$ cat config.mk
export PLATFORM = sky130hd
export DESIGN_NAME = ram_single_port
export DESIGN_NICKNAME = ram_single_port
export VERILOG_FILES = /design/flow/design.v
export SDC_FILE = /design/flow/constraint.sdc
export NUM_CORES = 4
export LEC_CHECK = 0
export ABC_AREA = 0
export CAP_MARGIN = 20
export CORE_MARGIN = 5
export CORE_UTILIZATION = 69
export CTS_CLUSTER_DIAMETER = 380
export PLACE_DENSITY_LB_ADDON = 0.06
export SLEW_MARGIN = 20
$ cat constraint.sdc
create_clock -name core_clock -period 3.2 [get_ports {clk}]
set_input_delay 0.6400 -clock core_clock [delete_from_list [all_inputs] [get_ports {clk}]]
set_output_delay 0.6400 -clock core_clock [all_outputs]
set_load 0.01 [all_outputs]
$ cat design.v
`timescale 1ns/1ps
module ram_single_port(
    input clk,
    input write_en,
    input reset,
    input [6:0] addr,
    input [7:0] data_in,
    output reg [7:0] data_out    
);
integer i;
reg [7:0] memory [63:0];
reg [7:0] temp;
reg [7:0] op_buff;
always@(posedge clk) 
begin
    if (reset == 1'b1)
    begin
        for (i=0;i<64;i=i+1) 
            memory[i] <= 8'h00;
        temp<=8'h00;
    end
    else
    begin
        if (write_en == 1)
        begin
            temp <= data_in;
            memory[addr[5:0]] <= data_in;
        end
        else
        begin
            temp <= memory[addr[5:0]];
            data_out <= memory[addr[5:0]];
        end
    end  
end
endmodule
$ cat run.sh
#!/bin/bash
# the make line also repeats each setting of config.mk as NAME=value (left out here)
make -C /OpenROAD-flow-scripts/flow DESIGN_CONFIG=/design/flow/config.mk WORK_HOME=/design/flow/orfs CLKGATE_MAP_FILE= finish
==> results of run 1 <==
[stage by stage]
step	hold slack, ns	utilization [%]	cell area, µm²	worst slack (ns)	total power [mW]
2_1_floorplan	0.686	-	24300	0.649	8.74
3_3_place_gp	0.809	74.7	25900	0.0718	9.26
3_5_place_dp	0.832	74.7	25900	0.0966	9.30
4_1_cts	0.750	79.0	27400	0.694	14.7
5_1_grt	0.774	79.0	27400	0.562	15.1
6_report	0.764	79.0	27400	0.600	14.7
[area by class of cell]
| class | instances | share of cell area, % |
|---|---|---|
| Antenna cell | 1 | 0.00912 |
| Clock buffer | 67 | 5.03 |
| Clock inverter | 25 | 0.415 |
| Inverter | 5 | 0.0684 |
| Multi-Input combinational cell | 1153 | 29.4 |
| Sequential cell | 520 | 56.9 |
| Tap cell | 455 | 2.08 |
| Timing Repair Buffer | 198 | 6.13 |
[per-layer routing]
layer	part of all wire [%]	vias to the layer above	track usage, %
li1	-	6974	-
met1	36	7960	48.3
met2	46	1129	53.4
met3	13	220	7.32
met4	5.4	2	16.2
met5	0.016	-	0
==> impl_metrics.prom, run 1 <==
# HELP chip_impl_metric Flow report values
# TYPE chip_impl_metric gauge
chip_impl_info{name="run_status",value="complete, no violations"} 1
chip_impl_info{name="logic_family",value="simple AND/OR/NAND/NOR gates"} 1
chip_impl_metric{name="worst-r2r-setup-slack",unit="ns"} 0.99
chip_impl_info{name="hold_path_startpoint",value="data_in[7]"} 1
chip_impl_metric{name="ys.warnings.count",unit=""} 1
chip_impl_metric{name="post_cts_resize_count",unit=""} 0
chip_impl_metric{name="worst_case_reg_to_reg_path_depth",unit=""} 5
chip_impl_metric{name="power_frac_clock",unit="%"} 37.4
chip_impl_metric{name="grt-ovfl-total",unit=""} 0
chip_impl_info{name="power_top_consumer",value="sequential cells"} 1
chip_impl_metric{name="comb-power",unit="mW"} 1.23
chip_impl_metric{name="synth_cell_types",unit=""} 60
chip_impl_metric{name="clock_skews",unit="ns"} 0.0164
chip_impl_info{name="worstSetupStartpointType",value="primary input"} 1
chip_impl_metric{name="ys_async_sr_fraction",unit="%"} 0
chip_impl_metric{name="max_freq",unit="GHz"} 0.385
chip_impl_metric{name="vdd_drop_max",unit="µV"} 539
chip_impl_metric{name="min_delay_path_depth",unit=""} 2
chip_impl_info{name="critical_path_class",value="in -> reg"} 1
chip_impl_metric{name="grt_total_usage",unit="%"} 34.7
chip_impl_metric{name="layout.cells.non_filler",unit=""} 2424
chip_impl_metric{name="ant_nets",unit=""} 0
chip_impl_metric{name="static-leakage-power",unit="nW"} 9.87
chip_impl_metric{name="combinationalPowerShare",unit="%"} 8.4
chip_impl_metric{name="port_buffers",unit=""} 24
chip_impl_metric{name="worst-path-stages",unit=""} 9
chip_impl_metric{name="timing_worst_slew_pin_value",unit="ns"} 1.03
chip_impl_metric{name="yosys_register_bits",unit=""} 520
chip_impl_metric{name="chipWidth",unit="µm"} 198
chip_impl_metric{name="p_per_area",unit="nW/µm²"} 535
chip_impl_info{name="holdCritPathClass",value="in -> reg"} 1
chip_impl_metric{name="enable_flop_cells",unit=""} 520
chip_impl_metric{name="yosys.area_share.adder",unit="%"} 0
chip_impl_metric{name="final_net_count",unit=""} 1948
chip_impl_metric{name="internal_power",unit="mW"} 11.3
chip_impl_info{name="grt_setup_unrepaired",value="false"} 1
chip_impl_info{name="reg2reg_from",value="memory[30][1]"} 1
chip_impl_metric{name="wire_length_of_the_first_global_routing_pass",unit="mm"} 100
chip_impl_metric{name="dp.cells",unit=""} 2331
chip_impl_metric{name="drc",unit=""} 0
chip_impl_metric{name="post_syn_instances",unit=""} 1831
chip_impl_metric{name="seq-power",unit="mW"} 7.96
chip_impl_info{name="capture_point_of_the_worst_reg_to_reg_path",value="data_out[1]"} 1
chip_impl_metric{name="vias",unit=""} 16300
chip_impl_metric{name="max-slew-margin-rel",unit="%"} 30.8
chip_impl_metric{name="timing.final.crit_period",unit="ns"} 2.60
chip_impl_metric{name="die_area",unit="µm²"} 39100
chip_impl_metric{name="setup-tns-final",unit="ns"} 0
chip_impl_metric{name="multiInputGateArea",unit="µm²"} 8060
chip_impl_metric{name="gp_congestion",unit=""} 1.02
chip_impl_metric{name="maxCapViolCount",unit=""} 0
chip_impl_metric{name="cts_htree_levels",unit=""} 2
chip_impl_metric{name="total_cts_buffers",unit=""} 52
chip_impl_info{name="clk_root_buffer_cell",value="sky130_fd_sc_hd__clkbuf_16"} 1
chip_impl_info{name="synth.largest_area_cell",value="sky130_fd_sc_hd__edfxtp_1"} 1
chip_impl_metric{name="clock_net_power",unit="mW"} 5.49
chip_impl_metric{name="detailed_place_hpwl",unit="mm"} 45.1
chip_impl_metric{name="drt_first_iter_violations",unit=""} 2430
chip_impl_metric{name="cp.required",unit="ns"} 3.64
chip_impl_metric{name="synth_nets",unit=""} 1849
chip_impl_metric{name="synth_area_per_cell",unit="µm²"} 13.3
chip_impl_metric{name="yosysCellCount",unit=""} 1831
chip_impl_metric{name="clock_sink_count",unit=""} 520
chip_impl_metric{name="total_switching_power",unit="mW"} 3.39
chip_impl_metric{name="number_of_pins_with_negative_max_slew_slack_in_the_final_report",unit=""} 0
chip_impl_info{name="top_cells_by_count",value="sky130_fd_sc_hd__edfxtp_1 (520), sky130_fd_sc_hd__and2_1 (516), sky130_fd_sc_hd__clkbuf_1 (84)"} 1
chip_impl_metric{name="via_count_of_the_first_global_routing_pass",unit=""} 16100
chip_impl_metric{name="placement_rows",unit=""} 68
chip_impl_metric{name="synth.top_cell.area_share",unit="%"} 64.2
chip_impl_metric{name="muxShareOfSynthArea",unit="%"} 4.96
chip_impl_metric{name="worst-endpoint-arrival",unit="ns"} 3.04
chip_impl_metric{name="synth-xor-area-share",unit="%"} 0
chip_impl_metric{name="swShare",unit="%"} 23.1
chip_impl_metric{name="timing.critical_path.buf_inv",unit=""} 4
chip_impl_metric{name="grt_max_degree",unit=""} 43
chip_impl_metric{name="synth.yosys.seq_area_share",unit="%"} 64.2
chip_impl_metric{name="area_growth",unit="%"} 12.8
chip_impl_info{name="flop_cell",value="sky130_fd_sc_hd__edfxtp_1"} 1
chip_impl_metric{name="ys_chip_area",unit="µm²"} 24300
chip_impl_metric{name="count_of_final_hold_check_violations",unit=""} 0
chip_impl_metric{name="insertion_delay",unit="ns"} 0.59
chip_impl_info{name="critPathTopFamily",value="simple AND/OR/NAND/NOR gates"} 1
chip_impl_metric{name="cts_buffer_depth",unit=""} 3
chip_impl_metric{name="layout.filler_cells",unit=""} 2082
chip_impl_info{name="slowest_stage",value="sky130_fd_sc_hd__nor2b_1"} 1
chip_impl_info{name="most_common_cell",value="sky130_fd_sc_hd__edfxtp_1"} 1
chip_impl_metric{name="min_period_over_period",unit="%"} 81.3
chip_impl_metric{name="die_y",unit="µm"} 198
chip_impl_metric{name="number_of_antenna_violations_at_the_first_check_in_global_routing",unit=""} 1
chip_impl_metric{name="floorplanUtilization",unit="%"} 70.1
chip_impl_metric{name="stage_log_warnings",unit=""} 27
chip_impl_info{name="holdPathEnd",value="memory[1][7]"} 1
chip_impl_metric{name="via_per_inst",unit=""} 6.72
chip_impl_metric{name="floorplan.io_pins",unit=""} 26
chip_impl_metric{name="simple_gate_share",unit="%"} 19.5
chip_impl_metric{name="layout.area.seq",unit="µm²"} 15600
chip_impl_metric{name="setup_violators_final",unit=""} 0
chip_impl_info{name="topCellsByArea",value="sky130_fd_sc_hd__edfxtp_1 (64%), sky130_fd_sc_hd__and2_1 (13%), sky130_fd_sc_hd__a221oi_1 (2.0%)"} 1
chip_impl_metric{name="pwr-share-seq",unit="%"} 54.2
chip_impl_metric{name="coreArea",unit="µm²"} 34700
chip_impl_info{name="cp-startpoint",value="addr[1]"} 1
chip_impl_metric{name="cts-hold-fix-buffers",unit=""} 0
chip_impl_metric{name="detail_route.wirelength",unit="mm"} 66.9
chip_impl_metric{name="compound_area_share",unit="%"} 8.60
chip_impl_info{name="critPathMostFrequentCell",value="sky130_fd_sc_hd__buf_4"} 1
chip_impl_metric{name="post_cts_setup_buffers",unit=""} 0
chip_impl_metric{name="worst_setup_hold_path_clk_slew",unit="ns"} 0.06
chip_impl_metric{name="drt-wirelength-per-cell",unit="µm"} 27.6
chip_impl_metric{name="path_max_fanout",unit=""} 16
chip_impl_info{name="path_cells",value="buf_4, buf_12, buf_4, buf_4, nor2b_1, a221oi_1, nor4_1, a311oi_1, nand4_1"} 1
chip_impl_info{name="cts_tree",value="yes"} 1
chip_impl_info{name="crit_path_end",value="data_out[7]"} 1
chip_impl_metric{name="drt_first_pass_iters",unit=""} 6
chip_impl_info{name="setup.worst_path.end_class",value="register"} 1
chip_impl_metric{name="syn-cell-area",unit="µm²"} 24300
chip_impl_metric{name="slowest_stage_delay_cp",unit="ns"} 0.56
==> run 2: changes to the inputs <==
- ABC_AREA: 0 -> 1
- CAP_MARGIN: 20 -> 0
- CORE_ASPECT_RATIO: default -> 0.7
- CORE_MARGIN: 5 -> 2
- CORE_UTILIZATION: 69 -> 72
- CTS_CLUSTER_DIAMETER: 380 -> 233
- CTS_CLUSTER_SIZE: default -> 10
- HOLD_SLACK_MARGIN: default -> 0.27
- PLACE_DENSITY_LB_ADDON: 0.06 -> default
- SETUP_SLACK_MARGIN: default -> 0.6
- SLEW_MARGIN: 20 -> 40
- TNS_END_PERCENT: default -> 10
- clock period: 3.2 -> 2.0 ns (I/O delays scaled with it)
==> impl_metrics.prom, run 2 <==
# HELP chip_impl_metric Flow report values
# TYPE chip_impl_metric gauge
chip_impl_metric{name="worst_setup_hold_path_clk_slew",unit="ns"} 0.06
chip_impl_info{name="capture_point_of_the_worst_reg_to_reg_path",value="data_out[6]"} 1
chip_impl_metric{name="worst-r2r-setup-slack",unit="ns"} 0.43
chip_impl_info{name="path_cells",value="buf_2"} 1
chip_impl_metric{name="comb-power",unit="mW"} 2.64
chip_impl_metric{name="clock_skews",unit="ns"} 0.0197
chip_impl_metric{name="worst_case_reg_to_reg_path_depth",unit=""} 6
chip_impl_metric{name="seq-power",unit="mW"} 12.7
chip_impl_metric{name="max-slew-margin-rel",unit="%"} 63.6
chip_impl_metric{name="insertion_delay",unit="ns"} 0.60
chip_impl_metric{name="stage_log_warnings",unit=""} 32
chip_impl_info{name="logic_family",value="simple AND/OR/NAND/NOR gates"} 1
chip_impl_metric{name="ys_chip_area",unit="µm²"} 24600
chip_impl_metric{name="post-route-cell-area",unit="µm²"} 29200
chip_impl_info{name="clk_root_buffer_cell",value="sky130_fd_sc_hd__clkbuf_16"} 1
chip_impl_metric{name="drt-wirelength-per-cell",unit="µm"} 21.1
chip_impl_metric{name="via_per_inst",unit=""} 6.06
chip_impl_metric{name="cp.required",unit="ns"} 1.60
chip_impl_metric{name="timing.critical_path.buf_inv",unit=""} 1
chip_impl_info{name="setup.worst_path.end_class",value="output port"} 1
chip_impl_info{name="topCellsByArea",value="sky130_fd_sc_hd__edfxtp_1 (63%), sky130_fd_sc_hd__nand2_1 (22%), sky130_fd_sc_hd__nor2_1 (8.3%)"} 1
chip_impl_info{name="reg2reg_from",value="memory[26][6]"} 1
chip_impl_metric{name="gp_congestion",unit=""} 0.965
chip_impl_metric{name="simple_gate_share",unit="%"} 33.0
chip_impl_metric{name="clock_sink_count",unit=""} 520
chip_impl_metric{name="path_max_fanout",unit=""} 1
chip_impl_metric{name="layout.cells.non_filler",unit=""} 3366
chip_impl_metric{name="chipWidth",unit="µm"} 225
chip_impl_metric{name="synth_cell_types",unit=""} 22
chip_impl_metric{name="number_of_pins_with_negative_max_slew_slack_in_the_final_report",unit=""} 0
chip_impl_info{name="critical_path_class",value="reg -> out"} 1
chip_impl_metric{name="internal_power",unit="mW"} 18.3
chip_impl_metric{name="die_area",unit="µm²"} 35700
chip_impl_metric{name="maxCapViolCount",unit=""} 0
chip_impl_metric{name="synth-xor-area-share",unit="%"} 0
chip_impl_metric{name="ys_async_sr_fraction",unit="%"} 0
chip_impl_metric{name="yosys_register_bits",unit=""} 520
chip_impl_metric{name="p_per_area",unit="nW/µm²"} 833
chip_impl_metric{name="wire_length_of_the_first_global_routing_pass",unit="mm"} 106
chip_impl_metric{name="placement_rows",unit=""} 56
chip_impl_info{name="cts_tree",value="yes"} 1
chip_impl_metric{name="vias",unit=""} 20400
chip_impl_metric{name="total_cts_buffers",unit=""} 57
chip_impl_metric{name="post_syn_instances",unit=""} 2814
chip_impl_metric{name="drt_first_iter_violations",unit=""} 3338
chip_impl_metric{name="dp.cells",unit=""} 3298
chip_impl_metric{name="worst-endpoint-arrival",unit="ns"} 1.21
chip_impl_info{name="most_common_cell",value="sky130_fd_sc_hd__nand2_1"} 1
chip_impl_metric{name="yosysCellCount",unit=""} 2814
chip_impl_metric{name="slowest_stage_delay_cp",unit="ns"} 0.44
chip_impl_metric{name="power_frac_clock",unit="%"} 36.8
chip_impl_metric{name="synth.top_cell.area_share",unit="%"} 63.4
chip_impl_metric{name="via_count_of_the_first_global_routing_pass",unit=""} 19200
chip_impl_metric{name="layout.filler_cells",unit=""} 1712
chip_impl_info{name="cp-startpoint",value="data_out[2]"} 1
chip_impl_metric{name="final_net_count",unit=""} 2948
chip_impl_metric{name="cts_buffer_depth",unit=""} 3
chip_impl_metric{name="syn-cell-area",unit="µm²"} 24600
chip_impl_metric{name="static-leakage-power",unit="nW"} 12.9
chip_impl_info{name="crit_path_end",value="data_out[2]"} 1
chip_impl_info{name="holdPathEnd",value="data_out[2]"} 1
chip_impl_metric{name="floorplanUtilization",unit="%"} 73.3
chip_impl_metric{name="enable_flop_cells",unit=""} 520
chip_impl_metric{name="floorplan.io_pins",unit=""} 26
chip_impl_info{name="critPathTopFamily",value="flip-flops"} 1
chip_impl_info{name="synth.largest_area_cell",value="sky130_fd_sc_hd__edfxtp_1"} 1
chip_impl_metric{name="synth_nets",unit=""} 2832
chip_impl_metric{name="yosys.area_share.adder",unit="%"} 0
chip_impl_metric{name="compound_area_share",unit="%"} 0.295
chip_impl_metric{name="muxShareOfSynthArea",unit="%"} 0
chip_impl_metric{name="max_freq",unit="GHz"} 0.619
chip_impl_metric{name="combinationalPowerShare",unit="%"} 10.9
chip_impl_metric{name="min_period_over_period",unit="%"} 80.7
chip_impl_metric{name="grt_total_usage",unit="%"} 39.7
chip_impl_metric{name="detail_route.wirelength",unit="mm"} 71.2
chip_impl_metric{name="total_switching_power",unit="mW"} 5.97
chip_impl_info{name="top_cells_by_count",value="sky130_fd_sc_hd__nand2_1 (1,466), sky130_fd_sc_hd__nor2_1 (542), sky130_fd_sc_hd__edfxtp_1 (520)"} 1
chip_impl_metric{name="pwr-share-seq",unit="%"} 52.4
chip_impl_info{name="flop_cell",value="sky130_fd_sc_hd__edfxtp_1"} 1
chip_impl_info{name="hold_path_startpoint",value="reset"} 1
chip_impl_metric{name="synth.yosys.seq_area_share",unit="%"} 63.4
chip_impl_metric{name="synth_area_per_cell",unit="µm²"} 8.75
chip_impl_metric{name="vdd_drop_max",unit="µV"} 1140
chip_impl_metric{name="ant_nets",unit=""} 0
chip_impl_metric{name="coreArea",unit="µm²"} 33600
chip_impl_metric{name="timing_worst_slew_pin_value",unit="ns"} 0.546
chip_impl_metric{name="grt_max_degree",unit=""} 76
chip_impl_info{name="slowest_stage",value="sky130_fd_sc_hd__edfxtp_1"} 1
chip_impl_info{name="grt_setup_unrepaired",value="true"} 1
chip_impl_metric{name="dpl-instance-area",unit="µm²"} 27000
chip_impl_metric{name="grt-ovfl-total",unit=""} 0
chip_impl_metric{name="timing.final.crit_period",unit="ns"} 1.61
chip_impl_metric{name="min_delay_path_depth",unit=""} 3
chip_impl_info{name="run_status",value="complete, no violations"} 1
chip_impl_metric{name="antennaDiodeCount",unit=""} 0
chip_impl_metric{name="cts_htree_levels",unit=""} 2
chip_impl_metric{name="swShare",unit="%"} 24.5
chip_impl_info{name="worstSetupStartpointType",value="register"} 1
chip_impl_metric{name="drc",unit=""} 0
chip_impl_metric{name="port_buffers",unit=""} 24
chip_impl_metric{name="drt_first_pass_iters",unit=""} 7
chip_impl_metric{name="count_of_final_hold_check_violations",unit=""} 0
chip_impl_metric{name="area_growth",unit="%"} 18.6
chip_impl_metric{name="clock_net_power",unit="mW"} 8.94
chip_impl_info{name="holdCritPathClass",value="in -> reg"} 1
chip_impl_metric{name="setup_violators_final",unit=""} 0
chip_impl_metric{name="number_of_antenna_violations_at_the_first_check_in_global_routing",unit=""} 0
chip_impl_info{name="power_top_consumer",value="sequential cells"} 1
chip_impl_metric{name="worst-path-stages",unit=""} 1
chip_impl_metric{name="die_y",unit="µm"} 159
chip_impl_metric{name="detailed_place_hpwl",unit="mm"} 44.6
chip_impl_metric{name="ys.warnings.count",unit=""} 1
chip_impl_metric{name="fin_total_pwr",unit="mW"} 24.3
[run 2: cell type report]
type | instances | area [µm²] | share of cell area [%]
tap | 435 | 544 | 1.86
sequential | 520 | 15600 | 53.5
inverter | 31 | 139 | 0.476
timing repair buffer | 221 | 2400 | 8.24
clock inverter | 3 | 41.3 | 0.141
multi-input combinational | 2099 | 9020 | 30.9
clock buffer | 57 | 1430 | 4.89
[run 2: per-stage QoR]
step,hold WS (ns),TNS (ns),utilization (%),setup WS [ns]
global placement,0.848,-106.71,80.6,-0.233
CTS,0.410,0,85.5,0.383
global route,0.418,0,87.0,0.382
finish,0.418,0,87.0,0.385
floorplan,0.646,0,-,0.0923
detailed placement,0.836,-138.11,80.6,-0.254
[run 2: metal layers]
metal	routed length [µm]	track usage (%)	up-vias
met3	10400	8.40	209
met4	2530	15.7	0
met2	32500	61.5	1544
met1	25700	55.9	9516
li1	-	-	9116
met5	0	0	-
[run 2: what timing repair did]
action	CTS	global route
gates resized	92	137
pin swaps	8	64
setup endpoints to repair	1034	589
hold endpoints to repair	0	0
gates cloned	1	4
setup buffers	1	2
hold buffers	0	0
==> run 3: changes to the inputs <==
- ABC_AREA: 1 -> 0
- CAP_MARGIN: 0 -> 25
- CELL_PAD_IN_SITES_DETAIL_PLACEMENT: default -> 1
- CELL_PAD_IN_SITES_GLOBAL_PLACEMENT: default -> 2
- CORE_ASPECT_RATIO: 0.7 -> 1.66
- CORE_UTILIZATION: 72 -> 41
- CTS_CLUSTER_DIAMETER: 233 -> 39
- CTS_CLUSTER_SIZE: 10 -> 34
- GPL_ROUTABILITY_DRIVEN: default -> 1
- GPL_TIMING_DRIVEN: default -> 0
- HOLD_SLACK_MARGIN: 0.27 -> default
- MAX_ROUTING_LAYER: default -> met5
- MIN_ROUTING_LAYER: default -> met1
- PLACE_DENSITY_LB_ADDON: default -> 0.21
- SETUP_SLACK_MARGIN: 0.6 -> 0.77
- SLEW_MARGIN: 40 -> 10
- TNS_END_PERCENT: 10 -> 55
- clock period: 2.0 -> 6.47 ns (I/O delays scaled with it)
==> impl_metrics.prom, run 3 <==
# HELP chip_impl_metric Flow report values
# TYPE chip_impl_metric gauge
chip_impl_metric{name="number_of_antenna_violations_at_the_first_check_in_global_routing",unit=""} 8
chip_impl_info{name="holdCritPathClass",value="reg -> reg"} 1
chip_impl_info{name="slowest_stage",value="sky130_fd_sc_hd__nand2_1"} 1
chip_impl_metric{name="clock_skews",unit="ns"} 0.0270
chip_impl_metric{name="timing.critical_path.buf_inv",unit=""} 4
chip_impl_metric{name="floorplan.io_pins",unit=""} 26
chip_impl_metric{name="synth.yosys.seq_area_share",unit="%"} 64.2
chip_impl_metric{name="final_net_count",unit=""} 1930
chip_impl_metric{name="detail_route.wirelength",unit="mm"} 103
chip_impl_info{name="logic_family",value="simple AND/OR/NAND/NOR gates"} 1
chip_impl_metric{name="post_cts_resize_count",unit=""} 0
chip_impl_info{name="clk_root_buffer_cell",value="sky130_fd_sc_hd__clkbuf_16"} 1
chip_impl_info{name="cts_tree",value="yes"} 1
chip_impl_info{name="critPathTopFamily",value="simple AND/OR/NAND/NOR gates"} 1
chip_impl_metric{name="pwr-share-seq",unit="%"} 49.8
chip_impl_metric{name="post_syn_instances",unit=""} 1831
chip_impl_metric{name="worst-path-stages",unit=""} 8
chip_impl_info{name="holdPathEnd",value="data_out[4]"} 1
chip_impl_metric{name="compound_area_share",unit="%"} 8.60
chip_impl_metric{name="gp_congestion",unit=""} 1.01
chip_impl_metric{name="ys_async_sr_fraction",unit="%"} 0
chip_impl_info{name="path_cells",value="clkdlybuf4s50_1, buf_4, nor2_2, buf_2, buf_2, nand2_1, nor2_1, or2_2"} 1
chip_impl_metric{name="combinationalPowerShare",unit="%"} 9.1
chip_impl_metric{name="cts_buffer_depth",unit=""} 3
chip_impl_metric{name="comb-power",unit="µW"} 724
chip_impl_metric{name="yosysCellCount",unit=""} 1831
chip_impl_metric{name="post_cts_setup_buffers",unit=""} 0
chip_impl_metric{name="static-leakage-power",unit="nW"} 9.45
chip_impl_metric{name="clock_sink_count",unit=""} 520
chip_impl_metric{name="vdd_drop_max",unit="µV"} 224
chip_impl_metric{name="simple_gate_share",unit="%"} 19.5
chip_impl_info{name="top_cells_by_count",value="sky130_fd_sc_hd__edfxtp_1 (520), sky130_fd_sc_hd__and2_1 (516), sky130_fd_sc_hd__clkbuf_1 (84)"} 1
chip_impl_metric{name="drt_first_iter_violations",unit=""} 2126
chip_impl_metric{name="synth.top_cell.area_share",unit="%"} 64.2
chip_impl_metric{name="p_per_area",unit="nW/µm²"} 289
chip_impl_metric{name="drt_first_pass_iters",unit=""} 5
chip_impl_metric{name="synth_cell_types",unit=""} 60
chip_impl_metric{name="die_area",unit="µm²"} 61300
chip_impl_info{name="topCellsByArea",value="sky130_fd_sc_hd__edfxtp_1 (64%), sky130_fd_sc_hd__and2_1 (13%), sky130_fd_sc_hd__a221oi_1 (2.0%)"} 1
chip_impl_metric{name="fin_total_pwr",unit="mW"} 7.92
chip_impl_metric{name="synth_nets",unit=""} 1849
chip_impl_metric{name="timing.final.crit_period",unit="ns"} 5.55
chip_impl_metric{name="slowest_stage_delay_cp",unit="ns"} 0.78
chip_impl_metric{name="floorplanUtilization",unit="%"} 41.2
chip_impl_metric{name="placement_rows",unit=""} 115
chip_impl_info{name="run_status",value="complete, no violations"} 1
chip_impl_metric{name="insertion_delay",unit="ns"} 0.64
chip_impl_metric{name="grt-ovfl-total",unit=""} 0
chip_impl_info{name="grt_setup_unrepaired",value="false"} 1
chip_impl_metric{name="ys_chip_area",unit="µm²"} 24300
chip_impl_metric{name="power_frac_clock",unit="%"} 41.1
chip_impl_metric{name="chipWidth",unit="µm"} 193
chip_impl_metric{name="drt-wirelength-per-cell",unit="µm"} 38.0
chip_impl_metric{name="grt_total_usage",unit="%"} 34.1
chip_impl_info{name="hold_path_startpoint",value="memory[29][4]"} 1
chip_impl_metric{name="via_per_inst",unit=""} 6.29
chip_impl_metric{name="via_count_of_the_first_global_routing_pass",unit=""} 17600
chip_impl_info{name="most_common_cell",value="sky130_fd_sc_hd__edfxtp_1"} 1
chip_impl_metric{name="worst-r2r-setup-slack",unit="ns"} 4.18
chip_impl_metric{name="area_growth",unit="%"} 12.7
chip_impl_metric{name="count_of_final_hold_check_violations",unit=""} 0
chip_impl_metric{name="ys.warnings.count",unit=""} 1
chip_impl_info{name="worstSetupStartpointType",value="primary input"} 1
chip_impl_metric{name="synth_area_per_cell",unit="µm²"} 13.3
chip_impl_metric{name="clock_net_power",unit="mW"} 3.26
chip_impl_metric{name="die_y",unit="µm"} 318
chip_impl_metric{name="drc",unit=""} 0
chip_impl_metric{name="cts_htree_levels",unit=""} 2
chip_impl_metric{name="internal_power",unit="mW"} 5.74
chip_impl_metric{name="min_period_over_period",unit="%"} 85.9
chip_impl_metric{name="worst_setup_hold_path_clk_slew",unit="ns"} 0.08
chip_impl_metric{name="synth-xor-area-share",unit="%"} 0
chip_impl_metric{name="wire_length_of_the_first_global_routing_pass",unit="mm"} 141
chip_impl_metric{name="setup_violators_final",unit=""} 0
chip_impl_metric{name="number_of_pins_with_negative_max_slew_slack_in_the_final_report",unit=""} 0
chip_impl_metric{name="min_delay_path_depth",unit=""} 3
chip_impl_metric{name="yosys_register_bits",unit=""} 520
chip_impl_metric{name="maxCapViolCount",unit=""} 0
chip_impl_metric{name="detailed_place_hpwl",unit="mm"} 74.8
chip_impl_metric{name="grt_max_degree",unit=""} 20
chip_impl_metric{name="total_switching_power",unit="mW"} 2.18
chip_impl_info{name="power_top_consumer",value="sequential cells"} 1
chip_impl_metric{name="muxShareOfSynthArea",unit="%"} 4.96
chip_impl_metric{name="enable_flop_cells",unit=""} 520
chip_impl_metric{name="path_max_fanout",unit=""} 10
chip_impl_metric{name="port_buffers",unit=""} 15
chip_impl_metric{name="timing_worst_slew_pin_value",unit="ns"} 1.13
chip_impl_info{name="synth.largest_area_cell",value="sky130_fd_sc_hd__edfxtp_1"} 1
chip_impl_metric{name="max-slew-margin-rel",unit="%"} 24.6
chip_impl_metric{name="seq-power",unit="mW"} 3.94
chip_impl_metric{name="worst-endpoint-arrival",unit="ns"} 5.88
chip_impl_metric{name="yosys.area_share.adder",unit="%"} 0
chip_impl_metric{name="swShare",unit="%"} 27.5
chip_impl_info{name="capture_point_of_the_worst_reg_to_reg_path",value="data_out[6]"} 1
chip_impl_metric{name="coreArea",unit="µm²"} 59000
chip_impl_metric{name="stage_log_warnings",unit=""} 27
chip_impl_metric{name="total_cts_buffers",unit=""} 53
chip_impl_info{name="critical_path_class",value="in -> reg"} 1
chip_impl_info{name="cp-startpoint",value="addr[1]"} 1
chip_impl_metric{name="cp.required",unit="ns"} 6.79
chip_impl_metric{name="syn-cell-area",unit="µm²"} 24300
chip_impl_metric{name="ant_nets",unit=""} 0
chip_impl_metric{name="cts-hold-fix-buffers",unit=""} 0
chip_impl_info{name="reg2reg_from",value="memory[47][6]"} 1
chip_impl_metric{name="worst_case_reg_to_reg_path_depth",unit=""} 5
chip_impl_info{name="flop_cell",value="sky130_fd_sc_hd__edfxtp_1"} 1
chip_impl_info{name="critPathMostFrequentCell",value="sky130_fd_sc_hd__buf_2"} 1
chip_impl_info{name="setup.worst_path.end_class",value="register"} 1
chip_impl_metric{name="max_freq",unit="GHz"} 0.180
chip_impl_metric{name="setup-tns-final",unit="ns"} 0
chip_impl_info{name="crit_path_end",value="memory[40][7]"} 1
chip_impl_metric{name="vias",unit=""} 17100
==> run 3: through the flow <==
step | hold slack, ns | instances | cell area [µm²] | util, % | worst slack, ns
final | 0.825 | 2720 | 27400 | 46.5 | 0.915
after global routing | 0.865 | 2717 | 27400 | 46.4 | 1.08
after CTS | 0.825 | 2717 | 27400 | 46.4 | 1.13
after detailed placement | 0.797 | 2617 | 25600 | 43.3 | 0.435
after global placement | 0.802 | 2606 | 25400 | 43.1 | 0.0526
after floorplan | 0.686 | 1831 | 24300 | - | 3.26
==> run 3: layer usage <==
metal  vias to the layer above  wire length [µm]  GRT usage (%)
met1                      8909             36200           39.1
met5                         -                 0              0
li1                       6962                 -              -
met2                       910             50800           56.5
met3                       333              6950           5.86
met4                         0              9310           25.7
==> run 3: layout make-up <==
type	count	area, µm²
Antenna cell	3	7.51
Buffer	153	652
Clock buffer	58	1390
Clock inverter	42	435
Fill cell	6051	31600
Inverter	5	18.8
Multi-Input combinational cell	1153	8040
Sequential cell	520	15600
Tap cell	760	951
Timing Repair Buffer	26	297
==> run 4: changes to the inputs <==
- ABC_AREA: 0 -> 1
- CELL_PAD_IN_SITES_DETAIL_PLACEMENT: 1 -> default
- CELL_PAD_IN_SITES_GLOBAL_PLACEMENT: 2 -> 0
- CORE_ASPECT_RATIO: 1.66 -> default
- CORE_UTILIZATION: 41 -> 72
- CTS_CLUSTER_DIAMETER: 39 -> 27
- CTS_CLUSTER_SIZE: 34 -> 74
- GPL_ROUTABILITY_DRIVEN: 1 -> default
- GPL_TIMING_DRIVEN: 0 -> default
- MAX_ROUTING_LAYER: met5 -> met4
- PLACE_DENSITY: default -> 0.35
- PLACE_DENSITY_LB_ADDON: 0.21 -> default
- SETUP_SLACK_MARGIN: 0.77 -> 0.05
- TNS_END_PERCENT: 55 -> default
- clock period: 6.47 -> 2.0 ns (I/O delays scaled with it)
==> impl_metrics.prom, run 4 <==
# HELP chip_impl_metric Flow report values
# TYPE chip_impl_metric gauge
chip_impl_metric{name="detail_route.wirelength",unit="mm"} 78.3
chip_impl_metric{name="grt-ovfl-total",unit=""} 0
chip_impl_metric{name="worst-path-stages",unit=""} 1
chip_impl_metric{name="swShare",unit="%"} 24.0
chip_impl_info{name="topCellsByArea",value="sky130_fd_sc_hd__edfxtp_1 (63%), sky130_fd_sc_hd__nand2_1 (22%), sky130_fd_sc_hd__nor2_1 (8.3%)"} 1
chip_impl_metric{name="fin_hold_ws",unit="ns"} 0.663
chip_impl_metric{name="maxCapViolCount",unit=""} 0
chip_impl_metric{name="min_period_over_period",unit="%"} 96.1
chip_impl_metric{name="stage_log_warnings",unit=""} 30
chip_impl_metric{name="floorplanUtilization",unit="%"} 73.2
chip_impl_metric{name="port_buffers",unit=""} 24
chip_impl_metric{name="clock_skews",unit="ns"} 0.0194
chip_impl_metric{name="synth_cell_types",unit=""} 22
chip_impl_info{name="clk_root_buffer_cell",value="sky130_fd_sc_hd__clkbuf_16"} 1
chip_impl_info{name="cts_tree",value="yes"} 1
chip_impl_metric{name="chipWidth",unit="µm"} 189
chip_impl_metric{name="synth.yosys.seq_area_share",unit="%"} 63.4
chip_impl_metric{name="comb-power",unit="mW"} 2.58
chip_impl_metric{name="insertion_delay",unit="ns"} 0.62
chip_impl_metric{name="drc",unit=""} 0
chip_impl_metric{name="syn-cell-area",unit="µm²"} 24600
chip_impl_metric{name="max-slew-margin-rel",unit="%"} 68.9
chip_impl_info{name="run_status",value="complete, no violations"} 1
chip_impl_metric{name="fin_total_pwr",unit="mW"} 32.0
chip_impl_metric{name="layout.cells.non_filler",unit=""} 3557
chip_impl_metric{name="cp.required",unit="ns"} 1.60
chip_impl_metric{name="ys.warnings.count",unit=""} 1
chip_impl_metric{name="wire_length_of_the_first_global_routing_pass",unit="mm"} 119
chip_impl_metric{name="vias",unit=""} 21800
chip_impl_metric{name="area_growth",unit="%"} 24.0
chip_impl_metric{name="grt_max_degree",unit=""} 68
chip_impl_info{name="capture_point_of_the_worst_reg_to_reg_path",value="data_out[0]"} 1
chip_impl_metric{name="total_switching_power",unit="mW"} 7.70
chip_impl_metric{name="post_syn_instances",unit=""} 2814
chip_impl_metric{name="p_per_area",unit="nW/µm²"} 1050
chip_impl_metric{name="dpl-instance-area",unit="µm²"} 27100
chip_impl_metric{name="ant_nets",unit=""} 0
chip_impl_metric{name="static-leakage-power",unit="nW"} 13.9
chip_impl_metric{name="min_delay_path_depth",unit=""} 6
chip_impl_metric{name="synth_area_per_cell",unit="µm²"} 8.75
chip_impl_metric{name="slowest_stage_delay_cp",unit="ns"} 0.55
chip_impl_metric{name="compound_area_share",unit="%"} 0.295
chip_impl_metric{name="setup-tns-final",unit="ns"} 0
chip_impl_metric{name="max_freq",unit="GHz"} 0.520
chip_impl_info{name="power_top_consumer",value="clock"} 1
chip_impl_metric{name="cts_buffer_depth",unit=""} 3
chip_impl_metric{name="clock_net_power",unit="mW"} 16.7
chip_impl_info{name="reg2reg_from",value="memory[33][0]"} 1
chip_impl_info{name="synth.largest_area_cell",value="sky130_fd_sc_hd__edfxtp_1"} 1
chip_impl_metric{name="via_per_inst",unit=""} 6.14
chip_impl_metric{name="die_y",unit="µm"} 189
chip_impl_metric{name="timing.critical_path.buf_inv",unit=""} 1
chip_impl_metric{name="detailed_place_hpwl",unit="mm"} 44.1
chip_impl_metric{name="synth.top_cell.area_share",unit="%"} 63.4
chip_impl_metric{name="enable_flop_cells",unit=""} 520
chip_impl_metric{name="power_frac_clock",unit="%"} 52.1
chip_impl_info{name="hold_path_startpoint",value="addr[1]"} 1
chip_impl_info{name="critPathTopFamily",value="buffers and inverters"} 1
chip_impl_metric{name="drt-wirelength-per-cell",unit="µm"} 22.0
chip_impl_info{name="cp-startpoint",value="data_out[3]"} 1
chip_impl_metric{name="via_count_of_the_first_global_routing_pass",unit=""} 21800
chip_impl_info{name="most_common_cell",value="sky130_fd_sc_hd__nand2_1"} 1
chip_impl_info{name="path_cells",value="clkdlybuf4s50_1"} 1
chip_impl_metric{name="yosys.area_share.adder",unit="%"} 0
chip_impl_metric{name="setup_violators_final",unit=""} 0
chip_impl_metric{name="worst_setup_hold_path_clk_slew",unit="ns"} 0.04
chip_impl_metric{name="floorplan.io_pins",unit=""} 26
chip_impl_info{name="top_cells_by_count",value="sky130_fd_sc_hd__nand2_1 (1,466), sky130_fd_sc_hd__nor2_1 (542), sky130_fd_sc_hd__edfxtp_1 (520)"} 1
chip_impl_metric{name="placement_rows",unit=""} 67
chip_impl_info{name="holdPathEnd",value="memory[36][4]"} 1
chip_impl_metric{name="antennaDiodeCount",unit=""} 0
chip_impl_metric{name="pwr-share-seq",unit="%"} 39.9
chip_impl_metric{name="timing_worst_slew_pin_value",unit="ns"} 0.467
chip_impl_info{name="logic_family",value="simple AND/OR/NAND/NOR gates"} 1
chip_impl_metric{name="worst_case_reg_to_reg_path_depth",unit=""} 10
chip_impl_metric{name="drt_first_pass_iters",unit=""} 7
chip_impl_info{name="holdCritPathClass",value="in -> reg"} 1
chip_impl_metric{name="count_of_final_hold_check_violations",unit=""} 0
chip_impl_metric{name="clock_sink_count",unit=""} 520
chip_impl_metric{name="dp.cells",unit=""} 3371
chip_impl_metric{name="muxShareOfSynthArea",unit="%"} 0
chip_impl_metric{name="gp_congestion",unit=""} 0.973
chip_impl_metric{name="coreArea",unit="µm²"} 33600
chip_impl_metric{name="ys_async_sr_fraction",unit="%"} 0
chip_impl_metric{name="timing.final.crit_period",unit="ns"} 1.92
chip_impl_info{name="flop_cell",value="sky130_fd_sc_hd__edfxtp_1"} 1
chip_impl_metric{name="post-route-cell-area",unit="µm²"} 30500
chip_impl_metric{name="simple_gate_share",unit="%"} 33.0
chip_impl_metric{name="seq-power",unit="mW"} 12.8
chip_impl_metric{name="cts_htree_levels",unit=""} 3
chip_impl_metric{name="vdd_drop_max",unit="µV"} 1070
chip_impl_metric{name="pre_cts_slack",unit="ns"} -0.314
chip_impl_metric{name="ys_chip_area",unit="µm²"} 24600
chip_impl_metric{name="die_area",unit="µm²"} 35700
chip_impl_metric{name="total_cts_buffers",unit=""} 100
chip_impl_metric{name="number_of_antenna_violations_at_the_first_check_in_global_routing",unit=""} 0
chip_impl_info{name="crit_path_end",value="data_out[3]"} 1
chip_impl_info{name="worstSetupStartpointType",value="register"} 1
chip_impl_metric{name="yosys_register_bits",unit=""} 520
chip_impl_metric{name="worst-r2r-setup-slack",unit="ns"} 0.32
chip_impl_metric{name="number_of_pins_with_negative_max_slew_slack_in_the_final_report",unit=""} 0
chip_impl_metric{name="synth_nets",unit=""} 2832
chip_impl_metric{name="synth-xor-area-share",unit="%"} 0
chip_impl_metric{name="internal_power",unit="mW"} 24.3
chip_impl_metric{name="drt_first_iter_violations",unit=""} 3289
chip_impl_metric{name="final_critical_path_setup_slack",unit="ns"} 0.0784
chip_impl_metric{name="combinationalPowerShare",unit="%"} 8.1
chip_impl_metric{name="final_core_util",unit="%"} 90.8
chip_impl_metric{name="worst-endpoint-arrival",unit="ns"} 1.52
chip_impl_info{name="critical_path_class",value="reg -> out"} 1
chip_impl_metric{name="path_max_fanout",unit=""} 1
chip_impl_info{name="setup.worst_path.end_class",value="output port"} 1
chip_impl_metric{name="final_net_count",unit=""} 3043
chip_impl_metric{name="yosysCellCount",unit=""} 2814
chip_impl_metric{name="grt_total_usage",unit="%"} 45.9
chip_impl_info{name="slowest_stage",value="sky130_fd_sc_hd__clkdlybuf4s50_1"} 1
chip_impl_info{name="grt_setup_unrepaired",value="false"} 1
[run 4: final cells by class]
cell class	count	area, µm²
clock buffer	116	2650
clock inverter	70	722
multi-input combinational	2099	8250
tap	448	561
inverter	31	124
sequential	520	15600
fill	1366	3100
timing repair buffer	273	2600
[run 4: per-layer routing]
| metal | routed length, µm | vias to the layer above | GRT usage [%] |
|---|---|---|---|
| met5 | 0 | - | - |
| met4 | 5680 | 0 | 28.7 |
| met3 | 11600 | 542 | 10.9 |
| met2 | 36500 | 2058 | 73.1 |
| met1 | 24400 | 9880 | 53.0 |
| li1 | - | 9365 | - |
[run 4: repair_timing]
item	4_1_cts	5_1_grt
gates resized	4	3
setup buffers	0	0
pin swaps	0	0
hold buffers	0	0
setup endpoints to repair	4	3
endpoints found under the hold margin	0	0
==> run 5: changes to the inputs <==
- CAP_MARGIN: 25 -> 20
- CELL_PAD_IN_SITES_GLOBAL_PLACEMENT: 0 -> default
- CTS_CLUSTER_DIAMETER: 27 -> 233
- CTS_CLUSTER_SIZE: 74 -> default
- MAX_ROUTING_LAYER: met4 -> default
- MIN_ROUTING_LAYER: met1 -> default
- PLACE_DENSITY: 0.35 -> default
- SETUP_SLACK_MARGIN: 0.05 -> default
- SLEW_MARGIN: 10 -> 20
==> impl_metrics.prom, run 5 <==
# HELP chip_impl_metric Flow report values
# TYPE chip_impl_metric gauge
chip_impl_metric{name="wire_length_of_the_first_global_routing_pass",unit="mm"} 103
chip_impl_metric{name="synth-xor-area-share",unit="%"} 0
chip_impl_metric{name="setup-tns-final",unit="ns"} 0
chip_impl_metric{name="port_buffers",unit=""} 24
chip_impl_metric{name="synth_cell_types",unit=""} 22
chip_impl_metric{name="final_core_util",unit="%"} 85.4
chip_impl_info{name="cts_tree",value="yes"} 1
chip_impl_metric{name="timing.critical_path.buf_inv",unit=""} 1
chip_impl_metric{name="synth_area_per_cell",unit="µm²"} 8.75
chip_impl_metric{name="worst_setup_hold_path_clk_slew",unit="ns"} 0.06
chip_impl_metric{name="total_switching_power",unit="mW"} 5.71
chip_impl_metric{name="grt_total_usage",unit="%"} 38.1
chip_impl_metric{name="die_area",unit="µm²"} 35700
chip_impl_metric{name="yosys.area_share.adder",unit="%"} 0
chip_impl_metric{name="stage_log_warnings",unit=""} 30
chip_impl_metric{name="worst_case_reg_to_reg_path_depth",unit=""} 10
chip_impl_metric{name="seq-power",unit="mW"} 12.7
chip_impl_info{name="topCellsByArea",value="sky130_fd_sc_hd__edfxtp_1 (63%), sky130_fd_sc_hd__nand2_1 (22%), sky130_fd_sc_hd__nor2_1 (8.3%)"} 1
chip_impl_metric{name="power_frac_clock",unit="%"} 36.7
chip_impl_metric{name="grt_max_degree",unit=""} 65
chip_impl_metric{name="ys_chip_area",unit="µm²"} 24600
chip_impl_metric{name="worst-endpoint-arrival",unit="ns"} 1.55
chip_impl_metric{name="internal_power",unit="mW"} 18.3
chip_impl_metric{name="slowest_stage_delay_cp",unit="ns"} 0.60
chip_impl_metric{name="vias",unit=""} 20000
chip_impl_metric{name="vdd_drop_max",unit="µV"} 923
chip_impl_info{name="cp-startpoint",value="data_out[7]"} 1
chip_impl_metric{name="number_of_pins_with_negative_max_slew_slack_in_the_final_report",unit=""} 0
chip_impl_metric{name="p_per_area",unit="nW/µm²"} 835
chip_impl_metric{name="fin_hold_ws",unit="ns"} 0.673
chip_impl_metric{name="coreArea",unit="µm²"} 33600
chip_impl_metric{name="clock_net_power",unit="mW"} 8.78
chip_impl_metric{name="simple_gate_share",unit="%"} 33.0
chip_impl_metric{name="post_cts_resize_count",unit=""} 0
chip_impl_metric{name="floorplanUtilization",unit="%"} 73.2
chip_impl_metric{name="dpl-instance-area",unit="µm²"} 27200
chip_impl_metric{name="timing.final.crit_period",unit="ns"} 1.95
chip_impl_metric{name="synth.top_cell.area_share",unit="%"} 63.4
chip_impl_info{name="logic_family",value="simple AND/OR/NAND/NOR gates"} 1
chip_impl_metric{name="path_max_fanout",unit=""} 1
chip_impl_metric{name="worst-r2r-setup-slack",unit="ns"} 0.33
chip_impl_metric{name="post_syn_instances",unit=""} 2814
chip_impl_metric{name="ant_nets",unit=""} 0
chip_impl_info{name="capture_point_of_the_worst_reg_to_reg_path",value="data_out[1]"} 1
chip_impl_metric{name="pwr-share-seq",unit="%"} 53.0
chip_impl_metric{name="synth.yosys.seq_area_share",unit="%"} 63.4
chip_impl_metric{name="placement_rows",unit=""} 67
chip_impl_metric{name="ys.warnings.count",unit=""} 1
chip_impl_metric{name="static-leakage-power",unit="nW"} 12.9
chip_impl_metric{name="cts-hold-fix-buffers",unit=""} 0
chip_impl_metric{name="count_of_final_hold_check_violations",unit=""} 0
chip_impl_metric{name="total_cts_buffers",unit=""} 51
chip_impl_info{name="crit_path_end",value="data_out[7]"} 1
chip_impl_metric{name="die_y",unit="µm"} 189
chip_impl_metric{name="syn-cell-area",unit="µm²"} 24600
chip_impl_metric{name="drt_first_iter_violations",unit=""} 2301
chip_impl_metric{name="post-route-cell-area",unit="µm²"} 28700
chip_impl_metric{name="setup_violators_final",unit=""} 0
chip_impl_metric{name="detail_route.wirelength",unit="mm"} 66.2
chip_impl_info{name="path_cells",value="clkdlybuf4s50_1"} 1
chip_impl_info{name="clk_root_buffer_cell",value="sky130_fd_sc_hd__clkbuf_16"} 1
chip_impl_info{name="top_cells_by_count",value="sky130_fd_sc_hd__nand2_1 (1,466), sky130_fd_sc_hd__nor2_1 (542), sky130_fd_sc_hd__edfxtp_1 (520)"} 1
chip_impl_metric{name="post_cts_setup_buffers",unit=""} 0
chip_impl_metric{name="worst-path-stages",unit=""} 1
chip_impl_info{name="flop_cell",value="sky130_fd_sc_hd__edfxtp_1"} 1
chip_impl_metric{name="timing_worst_slew_pin_value",unit="ns"} 0.496
chip_impl_info{name="hold_path_startpoint",value="addr[1]"} 1
chip_impl_info{name="synth.largest_area_cell",value="sky130_fd_sc_hd__edfxtp_1"} 1
chip_impl_metric{name="drt-wirelength-per-cell",unit="µm"} 19.2
chip_impl_metric{name="muxShareOfSynthArea",unit="%"} 0
chip_impl_metric{name="clock_sink_count",unit=""} 520
chip_impl_metric{name="floorplan.io_pins",unit=""} 26
chip_impl_info{name="slowest_stage",value="sky130_fd_sc_hd__clkdlybuf4s50_1"} 1
chip_impl_metric{name="drc",unit=""} 0
chip_impl_metric{name="yosys_register_bits",unit=""} 520
chip_impl_metric{name="number_of_antenna_violations_at_the_first_check_in_global_routing",unit=""} 1
chip_impl_info{name="run_status",value="complete, no violations"} 1
chip_impl_metric{name="antennaDiodeCount",unit=""} 0
chip_impl_metric{name="synth_nets",unit=""} 2832
chip_impl_info{name="worstSetupStartpointType",value="register"} 1
chip_impl_metric{name="insertion_delay",unit="ns"} 0.59
chip_impl_metric{name="detailed_place_hpwl",unit="mm"} 42.5
chip_impl_metric{name="yosysCellCount",unit=""} 2814
chip_impl_metric{name="ys_async_sr_fraction",unit="%"} 0
chip_impl_metric{name="final_net_count",unit=""} 2991
chip_impl_metric{name="min_period_over_period",unit="%"} 97.5
chip_impl_info{name="reg2reg_from",value="memory[63][1]"} 1
chip_impl_info{name="holdPathEnd",value="memory[21][3]"} 1
chip_impl_metric{name="combinationalPowerShare",unit="%"} 10.3
chip_impl_metric{name="max-slew-margin-rel",unit="%"} 66.9
chip_impl_info{name="setup.worst_path.end_class",value="output port"} 1
chip_impl_metric{name="enable_flop_cells",unit=""} 520
chip_impl_metric{name="min_delay_path_depth",unit=""} 5
chip_impl_metric{name="grt-ovfl-total",unit=""} 0
chip_impl_metric{name="cp.required",unit="ns"} 1.60
chip_impl_info{name="grt_setup_unrepaired",value="false"} 1
chip_impl_metric{name="swShare",unit="%"} 23.8
chip_impl_info{name="holdCritPathClass",value="in -> reg"} 1
chip_impl_metric{name="area_growth",unit="%"} 16.7
chip_impl_metric{name="max_freq",unit="GHz"} 0.513
chip_impl_metric{name="via_count_of_the_first_global_routing_pass",unit=""} 20000
chip_impl_info{name="most_common_cell",value="sky130_fd_sc_hd__nand2_1"} 1
chip_impl_metric{name="maxCapViolCount",unit=""} 0
chip_impl_metric{name="cts_htree_levels",unit=""} 2
chip_impl_metric{name="via_per_inst",unit=""} 5.79
chip_impl_metric{name="compound_area_share",unit="%"} 0.295
chip_impl_metric{name="fin_total_pwr",unit="mW"} 24.0
chip_impl_metric{name="clock_skews",unit="ns"} 0.0180
chip_impl_info{name="critPathTopFamily",value="buffers and inverters"} 1
chip_impl_metric{name="cts_buffer_depth",unit=""} 3
chip_impl_metric{name="drt_first_pass_iters",unit=""} 8
chip_impl_metric{name="chipWidth",unit="µm"} 189
chip_impl_info{name="critical_path_class",value="reg -> out"} 1
chip_impl_info{name="power_top_consumer",value="sequential cells"} 1
chip_impl_metric{name="gp_congestion",unit=""} 0.914
chip_impl_metric{name="comb-power",unit="mW"} 2.47
## run 5: stage by stage
stage	cells	setup WS, ns
after floorplan	2814	-0.00390
after global placement	3368	-0.217
after detailed placement	3368	-0.269
after CTS	3454	0.0561
after global routing	3454	0.0386
final	3454	0.0495
## run 5: metal layers
layer / vias up / wire [µm] / GRT usage, %
met5: - / 0 / 0
met4: 0 / 3440 / 20.2
met3: 271 / 7930 / 6.60
met2: 1335 / 32200 / 64.1
met1: 9193 / 22600 / 48.0
li1: 9204 / - / -
## run 5: layout make-up
cell class              count  area (µm²)
inverters                  31         123
repair buffers            270        2720
multi-input cells        2099        8210
fillers                  1804        4900
well taps                 448         561
clock inverters            21         119
clock buffers              65        1370
flip-flops and latches    520       15600
==> run 6: changes to the inputs <==
- ABC_AREA: 1 -> default
- CORE_UTILIZATION: 72 -> 56
- CTS_CLUSTER_DIAMETER: 233 -> default
- CTS_CLUSTER_SIZE: default -> 47
- MAX_ROUTING_LAYER: default -> met4
- PLACE_DENSITY_LB_ADDON: default -> 0.06
- clock period: 2.0 -> 4.47 ns (I/O delays scaled with it)
==> impl_metrics.prom, run 6 <==
# HELP chip_impl_metric Flow report values
# TYPE chip_impl_metric gauge
chip_impl_metric{name="drt_first_iter_violations",unit=""} 2168
chip_impl_metric{name="drc",unit=""} 0
chip_impl_info{name="topCellsByArea",value="sky130_fd_sc_hd__edfxtp_1 (64%), sky130_fd_sc_hd__and2_1 (13%), sky130_fd_sc_hd__a221oi_1 (2.0%)"} 1
chip_impl_metric{name="vdd_drop_max",unit="µV"} 310
chip_impl_metric{name="power_frac_clock",unit="%"} 39.5
chip_impl_metric{name="number_of_pins_with_negative_max_slew_slack_in_the_final_report",unit=""} 0
chip_impl_metric{name="insertion_delay",unit="ns"} 0.60
chip_impl_metric{name="final_critical_path_setup_slack",unit="ns"} 1.02
chip_impl_metric{name="number_of_antenna_violations_at_the_first_check_in_global_routing",unit=""} 1
chip_impl_metric{name="multiInputGateArea",unit="µm²"} 8060
chip_impl_metric{name="timing_worst_slew_pin_value",unit="ns"} 1.08
chip_impl_info{name="cts_tree",value="yes"} 1
chip_impl_info{name="run_status",value="complete, no violations"} 1
chip_impl_metric{name="combinationalPowerShare",unit="%"} 7.7
chip_impl_metric{name="slowest_stage_delay_cp",unit="ns"} 0.61
chip_impl_metric{name="timing.final.crit_period",unit="ns"} 3.45
chip_impl_metric{name="ant_nets",unit=""} 0
chip_impl_metric{name="layout.filler_cells",unit=""} 3313
chip_impl_metric{name="pwr-share-seq",unit="%"} 52.7
chip_impl_metric{name="max_freq",unit="GHz"} 0.290
chip_impl_metric{name="timing.critical_path.buf_inv",unit=""} 2
chip_impl_metric{name="yosysCellCount",unit=""} 1831
chip_impl_metric{name="synth-xor-area-share",unit="%"} 0
chip_impl_metric{name="detail_route.wirelength",unit="mm"} 69.4
chip_impl_metric{name="swShare",unit="%"} 23.1
chip_impl_metric{name="stage_log_warnings",unit=""} 27
chip_impl_info{name="power_top_consumer",value="sequential cells"} 1
chip_impl_metric{name="yosys_register_bits",unit=""} 520
chip_impl_metric{name="syn-cell-area",unit="µm²"} 24300
chip_impl_metric{name="worst-path-stages",unit=""} 6
chip_impl_metric{name="min_period_over_period",unit="%"} 77.3
chip_impl_metric{name="floorplanUtilization",unit="%"} 56.6
chip_impl_metric{name="muxShareOfSynthArea",unit="%"} 4.96
chip_impl_metric{name="simple_gate_share",unit="%"} 19.5
chip_impl_metric{name="grt_max_degree",unit=""} 66
chip_impl_info{name="logic_family",value="simple AND/OR/NAND/NOR gates"} 1
chip_impl_metric{name="static-leakage-power",unit="nW"} 9.43
chip_impl_metric{name="drt-wirelength-per-cell",unit="µm"} 28.2
chip_impl_metric{name="cp.required",unit="ns"} 4.76
chip_impl_metric{name="total_cts_buffers",unit=""} 53
chip_impl_metric{name="worst-r2r-setup-slack",unit="ns"} 2.18
chip_impl_metric{name="compound_area_share",unit="%"} 8.60
chip_impl_info{name="path_cells",value="buf_4, clkinv_1, nor3b_1, nand2_1, nor2_1, or2_2"} 1
chip_impl_metric{name="post_cts_resize_count",unit=""} 0
chip_impl_metric{name="cts_buffer_depth",unit=""} 3
chip_impl_info{name="critical_path_class",value="in -> reg"} 1
chip_impl_metric{name="synth.yosys.seq_area_share",unit="%"} 64.2
chip_impl_info{name="reg2reg_from",value="memory[54][1]"} 1
chip_impl_info{name="worstSetupStartpointType",value="primary input"} 1
chip_impl_metric{name="via_per_inst",unit=""} 6.32
chip_impl_metric{name="internal_power",unit="mW"} 8.31
chip_impl_metric{name="total_switching_power",unit="mW"} 2.50
chip_impl_info{name="slowest_stage",value="sky130_fd_sc_hd__nand2_1"} 1
chip_impl_metric{name="drt_first_pass_iters",unit=""} 5
chip_impl_metric{name="synth.top_cell.area_share",unit="%"} 64.2
chip_impl_metric{name="synth_area_per_cell",unit="µm²"} 13.3
chip_impl_metric{name="post_cts_setup_buffers",unit=""} 0
chip_impl_metric{name="placement_rows",unit=""} 76
chip_impl_metric{name="cts-hold-fix-buffers",unit=""} 0
chip_impl_metric{name="ys.warnings.count",unit=""} 1
chip_impl_metric{name="detailed_place_hpwl",unit="mm"} 44.1
chip_impl_metric{name="synth_cell_types",unit=""} 60
chip_impl_info{name="crit_path_end",value="memory[14][6]"} 1
chip_impl_metric{name="wire_length_of_the_first_global_routing_pass",unit="mm"} 102
chip_impl_info{name="top_cells_by_count",value="sky130_fd_sc_hd__edfxtp_1 (520), sky130_fd_sc_hd__and2_1 (516), sky130_fd_sc_hd__clkbuf_1 (84)"} 1
chip_impl_info{name="capture_point_of_the_worst_reg_to_reg_path",value="data_out[1]"} 1
chip_impl_metric{name="cts_htree_levels",unit=""} 2
chip_impl_info{name="cp-startpoint",value="addr[2]"} 1
chip_impl_metric{name="synth_nets",unit=""} 1849
chip_impl_info{name="flop_cell",value="sky130_fd_sc_hd__edfxtp_1"} 1
chip_impl_info{name="grt_setup_unrepaired",value="false"} 1
chip_impl_metric{name="enable_flop_cells",unit=""} 520
chip_impl_metric{name="worst_setup_hold_path_clk_slew",unit="ns"} 0.07
chip_impl_metric{name="count_of_final_hold_check_violations",unit=""} 0
chip_impl_metric{name="area_growth",unit="%"} 10.7
chip_impl_metric{name="yosys.area_share.adder",unit="%"} 0
chip_impl_info{name="critPathTopFamily",value="simple AND/OR/NAND/NOR gates"} 1
chip_impl_metric{name="p_per_area",unit="nW/µm²"} 402
chip_impl_metric{name="die_y",unit="µm"} 212
chip_impl_metric{name="layout.area.seq",unit="µm²"} 15600
chip_impl_metric{name="ys_async_sr_fraction",unit="%"} 0
chip_impl_metric{name="clock_sink_count",unit=""} 520
chip_impl_metric{name="die_area",unit="µm²"} 45100
chip_impl_metric{name="worst_case_reg_to_reg_path_depth",unit=""} 5
chip_impl_metric{name="worst-endpoint-arrival",unit="ns"} 3.74
chip_impl_metric{name="gp_congestion",unit=""} 0.956
chip_impl_metric{name="setup-tns-final",unit="ns"} 0
chip_impl_metric{name="clock_net_power",unit="mW"} 4.28
chip_impl_metric{name="setup_violators_final",unit=""} 0
chip_impl_metric{name="seq-power",unit="mW"} 5.70
chip_impl_info{name="clk_root_buffer_cell",value="sky130_fd_sc_hd__clkbuf_16"} 1
chip_impl_metric{name="grt-ovfl-total",unit=""} 0
chip_impl_metric{name="post_syn_instances",unit=""} 1831
chip_impl_info{name="hold_path_startpoint",value="memory[29][4]"} 1
chip_impl_metric{name="final_net_count",unit=""} 1860
chip_impl_metric{name="ys_chip_area",unit="µm²"} 24300
chip_impl_metric{name="chipWidth",unit="µm"} 212
chip_impl_info{name="setup.worst_path.end_class",value="register"} 1
chip_impl_metric{name="via_count_of_the_first_global_routing_pass",unit=""} 15200
chip_impl_metric{name="comb-power",unit="µW"} 836
chip_impl_metric{name="clock_skews",unit="ns"} 0.0286
chip_impl_metric{name="grt_total_usage",unit="%"} 32.6
## run 6: cell type report
type                    instances  share of cell area [%]
diodes                          1                 0.00929
clock buffers                  62                    5.05
clock inverters                24                   0.883
inverters                       5                  0.0697
multi-input cells            1153                    29.9
flip-flops and latches        520                    58.0
well taps                     585                    2.72
repair buffers                109                    3.34
## run 6: metrics by stage
step	total power, mW	instances	util (%)	hold WS [ns]	area, µm²
after global routing	11.1	2459	62.6	0.874	26900
after CTS	10.8	2457	62.6	0.802	26900
final	10.8	2459	62.6	0.809	26900
after global placement	6.60	2371	58.9	0.788	25300
after detailed placement	6.62	2371	58.9	0.802	25300
after floorplan	6.26	1831	-	0.686	24300
## run 6: layer usage
| metal | track usage [%] | share of wire, % |
|---|---|---|
| met1 | 44.8 | 41 |
| met2 | 49.8 | 47 |
| met3 | 5.30 | 8.6 |
| met4 | 11.3 | 3.8 |
| met5 | - | 0 |
Power is estimated from default activity; no workload was simulated.
